==> branch willow: inputs <==
// frameMakerTop
module frameMakerTop (samplePoint, reset, canRX, isError, isStuff, endOverload, BS_onoff, CRCtype, BRS_Stop, invalidBit, CRCcalc_on, CRCtime, ackValue, IDE, EDL, BRS, isRemote, size, frame, frameReady, isStart);
clock: 2.77 ns
lec_check: 0
cap_margin: 30
core_aspect_ratio: 1.06
core_margin: 9
core_utilization: 38
cts_cluster_size: 55
gpl_timing_driven: 0
max_routing_layer: met4
min_routing_layer: met2
place_density_lb_addon: 0.26
slew_margin: 20
run.sh (not shown) runs the stock make flow with config.mk's settings and CLKGATE_MAP_FILE=.
==> inputs of branch yarrow, as changes to branch willow <==
- ABC_AREA: default -> 1
- CAP_MARGIN: 30 -> 20
- CORE_ASPECT_RATIO: 1.06 -> default
- CORE_MARGIN: 9 -> 2
- CORE_UTILIZATION: 38 -> 27
- CTS_CLUSTER_SIZE: 55 -> default
- GPL_TIMING_DRIVEN: 0 -> default
- MAX_ROUTING_LAYER: met4 -> default
- MIN_ROUTING_LAYER: met2 -> default
- PLACE_DENSITY_LB_ADDON: 0.26 -> default
==> flow/constraint.sdc (replaced) <==
create_clock -name core_clock -period 3.01 [get_ports {samplePoint}]
set_input_delay 0.6020 -clock core_clock [delete_from_list [all_inputs] [get_ports {samplePoint}]]
set_output_delay 0.6020 -clock core_clock [all_outputs]
set_load 0.01 [all_outputs]
==> results <==
quantity                                              branch yarrow  branch willow
Net count, final                                               1473           1268
Met1 demand-to-capacity share in global routing               0.188              0
GRT Resource Usage Total                                      0.144          0.266
Total clock network power                                   3.18 mW        3.21 mW
Worst reg-to-reg path cell count                                 14              6
Result of the run                  no timing/DRC/antenna violations  no timing/DRC/antenna violations
Sequential group power                                      3.11 mW        3.36 mW
Sequential Power Share                                        0.465          0.481
Pin count of the biggest net entering global routing            153             14
Global-route wire length before repair                     43300 um       43500 um
Fraction of met3 tracks used by global routing               0.0438          0.351
Post-route worst setup slack                               0.725 ns       0.174 ns
Placeable core region                                    34500 um^2     24800 um^2
Die height                                                   191 um         182 um
Slowest cell delay on critical path                         0.61 ns        0.51 ns
Busiest layer in global routing                                met2           met3
First-pass iteration count of the detailed router                 5             14
Rel. slew slack                                               0.373          0.447
Fraction of the cycle the final worst path needs              0.759          0.937
Worst Setup Slack post-DPL                                 0.540 ns      -0.425 ns
Final instance count without filler cells                      1931           1608


==> try-xenon <==
==> flow/design.v <==
module interFrameSpace (samplePoint, rst, canRX, frameReady, endOverload, isOverload, isStart);
	input wire samplePoint, rst, canRX, frameReady, endOverload;
	output wire isOverload, isStart;
	parameter bit1_intermission = 0, bit2_intermission = 1, bit3_intermission = 2, bus_idle = 3;
	reg [2:0]state;
	reg isOverload0, isStart0;
	reg endError;
	assign isOverload = isOverload0;
	assign isStart = isStart0;
	always @ (posedge samplePoint) begin
		if (rst) begin
			state <= bus_idle;
			isOverload0 <= 0;
			isStart0 <= 0;
			endError <= 0;
		end else begin
		if (frameReady == 0)begin
			state <= bit1_intermission;
			isOverload0 <= 0;
			isStart0 <= 0;
			if (endOverload)
				endError <= 1;
		end
		if (isOverload) begin
			isOverload0 <= 0;
		end
		if (frameReady == 1 && endOverload == 1) begin
			if (canRX == 1) begin
				state <= bit2_intermission;
				isOverload0 <= 0;
				isStart0 <= 0;
			end else begin
				state <= bit1_intermission;
				isOverload0 <= 1;
				isStart0 <= 0;
			end
		end
		if ((frameReady == 1 && endOverload == 0) || endError == 1) begin
			case (state)
				bit1_intermission:
					if (canRX == 1) begin
						state <= bit2_intermission;
						isOverload0 <= 0;
						isStart0 <= 0;
					end else begin
						state <= bit1_intermission;
						isOverload0 <= 1;
						isStart0 <= 0;
						endError <= 0;
					end
				bit2_intermission:
					if (canRX == 1) begin
						state <= bit3_intermission;
						isOverload0 <= 0;
						isStart0 <= 0;
					end else begin
						state <= bit1_intermission;
						isOverload0 <= 1;
						isStart0 <= 0;
						endError <= 0;
					end
				bit3_intermission:
					if (canRX == 1) begin
						state <= bus_idle;
						isOverload0 <= 0;
						isStart0 <= 0;
					end else begin
						state <= bit1_intermission;
						isOverload0 <= 0;
						isStart0 <= 1;
						endError <= 0;
					end
				bus_idle:
					if (canRX == 1) begin
						state <= bus_idle;
						isOverload0 <= 0;
						isStart0 <= 0;
					end else begin
						state <= bit1_intermission;
						isOverload0 <= 0;
						isStart0 <= 1;
						endError <= 0;
					end
			endcase
		end
		end
	end
endmodule
module overload (samplePoint, rst, canRX, isOverload, isError, endOverload);
	input wire samplePoint, rst, canRX, isOverload, isError;
	output wire endOverload;
	parameter overload_flag = 0, overload_superposition = 1, overload_delimiter = 2;
	reg [1:0]state;
	reg [4:0]count;
	reg endOverload0;
	reg alredyOverError;
	assign endOverload = endOverload0;
	always @ (posedge samplePoint) begin
		if (rst) begin
			state <= overload_flag;
			count <= 0;
			endOverload0 <= 0;
			alredyOverError <= 0;
		end else begin
		if (endOverload0) begin
			endOverload0 <= 0;
		end
		if (isOverload == 1 || isError == 1 || alredyOverError == 1) begin
			case (state)
				overload_flag:  
					if (isOverload == 1 || alredyOverError == 1) begin
						if (canRX == 0) begin 
							if (count == 4) begin
								state <= overload_superposition;
								count <= count + 1;
							end else begin
								alredyOverError <= 1;
								count <= count + 1;
							end
						end else if (canRX == 1) begin
							alredyOverError <= 1;
							count <= 0;
							state <= overload_flag;
						end
					end else if (isError == 1 || alredyOverError == 1) begin
						if (canRX == 0) begin 
							if (count == 5) begin
								state <= overload_superposition;
								count <= count + 1;
							end else begin
								alredyOverError <= 1;
								count <= count + 1;
							end
						end else if (canRX == 1) begin
							alredyOverError <= 1;
							count <= 0;
							state <= overload_flag;
						end
					end
				overload_superposition:
					if (canRX == 0) begin 
						if (count < 11) begin
							count <= count + 1;
						end else begin
							count <= 0;
							state <= overload_flag;
						end
					end else if (canRX == 1) begin
						state <= overload_delimiter;
						count <= 1;
					end
				overload_delimiter:
					if (canRX == 1) begin 
						if (count < 7) begin
							count <= count + 1;
						end else begin
							endOverload0 <= 1;
							alredyOverError <= 0;
							state <= overload_flag;
							count <= 0;
						end
					end else if (canRX == 0) begin
						if (count == 7) begin 
							state <= overload_flag;
							count <= 1;
						end else begin
							count <= 0;
							state <= overload_flag;
						end
					end
			endcase
		end
		end
	end
endmodule
module framecontroller
(
	input	sp, rst, CAN_RX, reset, isStuff, errorFlag,
	output reg BS_onoff,
	output reg [1:0]CRCtype,
	output reg BRS_Stop,
	output reg invalidBit,
	output reg  CRCcalc_on,
	output reg  CRCtime, 
	output reg ackValue,
	output reg  RTR_SRR,
	output reg  IDE,
	output reg 	EDL,
	output reg  BRS,
	output reg RTR_r1,
	output reg frameReady
);
	parameter arbID_st = 0, RTR_SRR_st = 1, IDE0_st = 2, IDE1_st = 3, r0_EDL_st = 4;
	parameter extID_st = 5, extRTR_st = 6, r1_EDL_st = 7, r0_FD_st = 8, BRS_st = 9;
	parameter ESI_st = 10, DLC_st = 11, data_st = 12, crc15_st = 13, crc17_st = 14;
	parameter crc21_st = 15, crcDel_st = 16, ack_st = 17, ackDel_st = 18, eof_st = 19;
	parameter ready_st = 20, error_st = 21;
	reg		[4:0]state;
	reg		[9:0]cont;
	reg		[6:0]dlc;
	reg		FD;
	reg		bitlido;
	reg		frameReady_v;
	always @ (posedge sp) begin
		if (rst) begin
			state <= ready_st;
			cont = 0;
			dlc = 0;
			FD = 0;
			BS_onoff = 0;
			CRCtype = 0;
			CRCtime = 0;
			CRCcalc_on = 0;
			BRS_Stop = 0;
			invalidBit = 0;
			ackValue = 0;
			RTR_SRR = 0;
			IDE = 0;
			EDL = 0;
			BRS = 0;
			RTR_r1 = 0;
			frameReady_v = 1;
		end
		else
		if (reset) begin
			state <= arbID_st;
			cont = 1;
			dlc = 0;
			FD = 0;
			BS_onoff = 0;
			CRCtype = 0;
			CRCtime = 0;
			CRCcalc_on = 0;
			BRS_Stop = 0;
			invalidBit = 0;
			ackValue = 0;
			RTR_SRR = 0;
			IDE = 0;
			EDL = 0;
			BRS = 0;
			RTR_r1 = 0;
			frameReady_v = 0;
			BS_onoff = 1;
			CRCcalc_on = 1;
			if(errorFlag)
			begin
				state <= error_st;
			end
		end
		else
		if (~isStuff) begin
			case (state)
				arbID_st:  
					begin
						if(cont < 10)
						begin
							cont = cont +1;
						end
						else
						begin
							state <= RTR_SRR_st;
						end
					end
				RTR_SRR_st:  
					begin
						RTR_SRR = CAN_RX;
						if (CAN_RX)
						begin
							state <= IDE1_st;
						end
						else
						begin
							state <= IDE0_st;
						end
					end
				IDE0_st:
					begin
					IDE = CAN_RX;
					if(~CAN_RX)
						begin
							state <= r0_EDL_st;
						end
					else
						begin
							state <= error_st;
						end
					end
				IDE1_st:
					begin
					IDE = CAN_RX;
					if (CAN_RX)
						begin
							cont = 0;
							state <= extID_st;
						end
						else
						begin
							state <= r0_EDL_st;
						end
					end
				extID_st:
					if (cont < 17)
					begin
						cont = cont + 1;
					end
					else
					begin
						state <= extRTR_st;
					end
				extRTR_st:
					begin
						RTR_r1 = CAN_RX;
						state <= r1_EDL_st;
					end
				r1_EDL_st:
					begin
						EDL = CAN_RX;
						if (CAN_RX)
						begin
							state <= r0_FD_st;
						end
						else
						begin
							state <= r0_EDL_st;
						end
					end
				r0_EDL_st:
					begin
						EDL = CAN_RX;
						if (CAN_RX)
						begin
							state <= r0_FD_st;
						end
						else
						begin
							cont = 0;
							state <= DLC_st;
						end
					end
				r0_FD_st:
					if(~CAN_RX)
					begin
						FD = 1;
						state <= BRS_st;
					end
					else
					begin
						state <= error_st;
					end
				BRS_st:
					begin
						BRS = CAN_RX;
						BRS_Stop = CAN_RX;
						state <= ESI_st;
					end
				ESI_st:
					begin
						cont = 0;
						state <= DLC_st;
					end
				DLC_st: 
					begin
						dlc = dlc << 1;
						dlc = dlc + CAN_RX;
						cont = cont + 1;
						bitlido = CAN_RX;
						if (cont == 4  && dlc != 0) 
						begin
							cont = 0;
							if(dlc > 8 && FD == 0)
							begin
								dlc = 8;
							end
							else if(dlc > 8)
							begin
								case(dlc)
									9:
										dlc = 12;
									10:
										dlc = 16;
									11:
										dlc = 20;
									12:
										dlc = 24;
									13:
										dlc = 32;
									14:
										dlc = 48;
									15:
										dlc = 64;
								endcase
							end
							state <= data_st;
						end
						else if(cont == 4 && dlc == 0)
						begin
							cont =0;
							if(FD == 0)
							begin
								state <= crc15_st;
							end
							else if(dlc <= 16)
							begin
								state <= crc17_st;
							end
							else
							begin
								state <= crc21_st;
							end
						end
					end
				data_st:
					begin
						if(FD)
							begin
								BRS_Stop = 1;
							end
						cont = cont + 1;
						if (cont==8*dlc)  
						begin
							if(FD == 0)
							begin
								cont = 0;
								state <= crc15_st;
							end
							else if(dlc <= 16)
							begin
								cont = 0;
								state <= crc17_st;
							end
							else
							begin
								cont = 0;
								state <= crc21_st;
							end
						end
					end
				crc15_st:
					begin
						CRCcalc_on =0;
						CRCtime = 1;
						CRCtype = 1;
						cont = cont +1;
						if (cont==15)
						begin
							state <= crcDel_st;
						end
					end
				crc17_st:
					begin
						CRCcalc_on =0;
						CRCtime = 1;
						CRCtype = 2;
						cont = cont +1;
						if (cont==17)
						begin
							state <= crcDel_st;
						end
					end
				crc21_st:
					begin
						CRCcalc_on =0;
						CRCtime = 1;
						CRCtype = 3;
						cont = cont +1;
						if (cont==21)
						begin
							state <= crcDel_st;
						end
					end
				crcDel_st:
					begin
						CRCtime = 0;
						CRCtype = 0;
						BS_onoff = 0;
						BRS_Stop = 0;
						if(CAN_RX)
						begin
							state <= ack_st;
						end
						else
						begin
							state <= error_st;
						end
					end
				ack_st:
					state <= ackDel_st;
				ackDel_st:
					if(CAN_RX)
					begin
						cont = 0;
						state <= eof_st;
					end
					else
					begin
						state <= error_st;
					end
				eof_st:
					begin
						cont = cont +1;
						if(cont==7)
						begin
							frameReady_v = 1;
							state <= ready_st;
						end
					end
				ready_st:
					begin
						frameReady_v = 1;
						state <= ready_st;
					end
				error_st:
					begin
						cont = 0;
						dlc = 0;
						FD = 0;
					end
			endcase
		end
		frameReady <= frameReady_v;
	end
endmodule
module DatavsRemote(
RTR_SRR,
IDE,
RTR_r1,
isRemote
);
	input RTR_SRR, IDE, RTR_r1;
	output isRemote;
	assign isRemote = RTR_SRR & (IDE ~^ RTR_r1);
endmodule
module frameSize
(
	input	sp, rst, isStuff, reset,
	output reg [9:0] size
);
	always @ (posedge sp) begin
		if (rst)
			begin
				size <= 10'b0;
			end
		else if (reset)
			begin
				size <= 10'b1;
			end
		else if (~isStuff)
			begin
				size <= size + 1;
			end
	end
endmodule
module frameStorage
(
	input	sp, rst, CAN_RX, isStuff, reset,
	output reg [150:0] frame
);
	always @ (posedge sp) begin
		if (rst)
			begin
				frame = 0;
			end
		else if (reset)
			begin
				frame = 0;
				frame = frame << 1;
				frame = frame + CAN_RX;
			end
		else if (~isStuff)
			begin
				frame = frame << 1;
				frame = frame + CAN_RX;
			end
	end
endmodule
module frameMakerTop (samplePoint, reset, canRX, isError, isStuff, endOverload, BS_onoff, CRCtype, BRS_Stop, invalidBit, CRCcalc_on, CRCtime, ackValue, IDE, EDL, BRS, isRemote, size, frame, frameReady, isStart);
	input wire samplePoint, reset, canRX, isError, isStuff;
	output wire endOverload, BS_onoff, BRS_Stop, invalidBit, CRCcalc_on, CRCtime, ackValue, IDE, EDL, BRS, isRemote, frameReady, isStart;
	output wire [1:0] CRCtype;
	output wire [9:0] size;
	output wire [150:0] frame;
	wire isOverloadFromInterframe, RTR_SRR, RTR_r1;
	interFrameSpace ifs (samplePoint, reset, canRX, frameReady, endOverload, isOverloadFromInterframe, isStart);
	overload ov (samplePoint, reset, canRX, isOverloadFromInterframe, isError, endOverload);
	framecontroller fc (samplePoint, reset, canRX, isStart, isStuff, isError, BS_onoff, CRCtype, BRS_Stop, invalidBit, CRCcalc_on, CRCtime, ackValue, RTR_SRR, IDE, EDL, BRS, RTR_r1, frameReady);
	DatavsRemote dr (RTR_SRR, IDE, RTR_r1, isRemote);
	frameSize fsz (samplePoint, reset, isStuff, isStart, size);
	frameStorage fst (samplePoint, reset, canRX, isStuff, isStart, frame);
endmodule
==> flow/run.sh <==
#!/bin/bash
# the make line also repeats each setting of config.mk as NAME=value (left out here)
make -C /OpenROAD-flow-scripts/flow DESIGN_CONFIG=/design/flow/config.mk WORK_HOME=/design/flow/orfs CLKGATE_MAP_FILE= finish
==> flow/config.mk <==
export PLATFORM = sky130hd
export DESIGN_NAME = frameMakerTop
export DESIGN_NICKNAME = frameMakerTop
export VERILOG_FILES = /design/flow/design.v
export SDC_FILE = /design/flow/constraint.sdc
export NUM_CORES = 4
export LEC_CHECK = 0
export ABC_AREA = 1
export CAP_MARGIN = 20
export CORE_MARGIN = 2
export CORE_UTILIZATION = 66
export CTS_CLUSTER_DIAMETER = 351
export CTS_CLUSTER_SIZE = 74
export MAX_ROUTING_LAYER = met4
export SETUP_SLACK_MARGIN = 0.44
export SLEW_MARGIN = 20
==> flow/constraint.sdc <==
create_clock -name core_clock -period 1.5 [get_ports {samplePoint}]
set_input_delay 0.3000 -clock core_clock [delete_from_list [all_inputs] [get_ports {samplePoint}]]
set_output_delay 0.3000 -clock core_clock [all_outputs]
set_load 0.01 [all_outputs]
==> inputs of try-tundra, as changes to try-xenon <==
Settings changed: CORE_UTILIZATION 66 to 72, CTS_CLUSTER_DIAMETER 351 to 192, CTS_CLUSTER_SIZE 74 to 53, MAX_ROUTING_LAYER met4 to unset, SETUP_SLACK_MARGIN 0.44 to 0.51.
==> flow/constraint.sdc (replaced) <==
create_clock -name core_clock -period 2.25 [get_ports {samplePoint}]
set_input_delay 0.4500 -clock core_clock [delete_from_list [all_inputs] [get_ports {samplePoint}]]
set_output_delay 0.4500 -clock core_clock [all_outputs]
set_load 0.01 [all_outputs]
==> inputs of try-willow, as changes to try-xenon <==
Settings changed: CORE_UTILIZATION 66 to 72, CTS_CLUSTER_DIAMETER 351 to unset, CTS_CLUSTER_SIZE 74 to unset, MAX_ROUTING_LAYER met4 to unset, SETUP_SLACK_MARGIN 0.44 to unset.
==> flow/constraint.sdc (replaced) <==
create_clock -name core_clock -period 6.77 [get_ports {samplePoint}]
set_input_delay 1.3540 -clock core_clock [delete_from_list [all_inputs] [get_ports {samplePoint}]]
set_output_delay 1.3540 -clock core_clock [all_outputs]
set_load 0.01 [all_outputs]
==> inputs of try-indigo, as changes to try-xenon <==
Settings changed: CORE_UTILIZATION 66 to 40, CTS_CLUSTER_DIAMETER 351 to unset, CTS_CLUSTER_SIZE 74 to unset, MAX_ROUTING_LAYER met4 to unset, SETUP_SLACK_MARGIN 0.44 to unset.
==> flow/constraint.sdc (replaced) <==
create_clock -name core_clock -period 5.0 [get_ports {samplePoint}]
set_input_delay 1.0000 -clock core_clock [delete_from_list [all_inputs] [get_ports {samplePoint}]]
set_output_delay 1.0000 -clock core_clock [all_outputs]
set_load 0.01 [all_outputs]
==> comparison <==
Against try-willow, the core utilization of try-indigo is lower by 42 points.
In try-indigo the routed wire length is smaller than in try-willow, by 26%.
try-willow produced a clean layout. try-xenon did not get past clock tree synthesis (4_1_cts), error DPL-0038. try-tundra ended with an error in global routing (5_1_grt). try-indigo finished clean.
First-iteration DRC count: try-indigo is smaller than try-willow (76%).
Of try-willow and try-indigo, try-willow has the higher worst hold slack (gap 0.0085 ns).
Power and IR drop assume default switching activity.
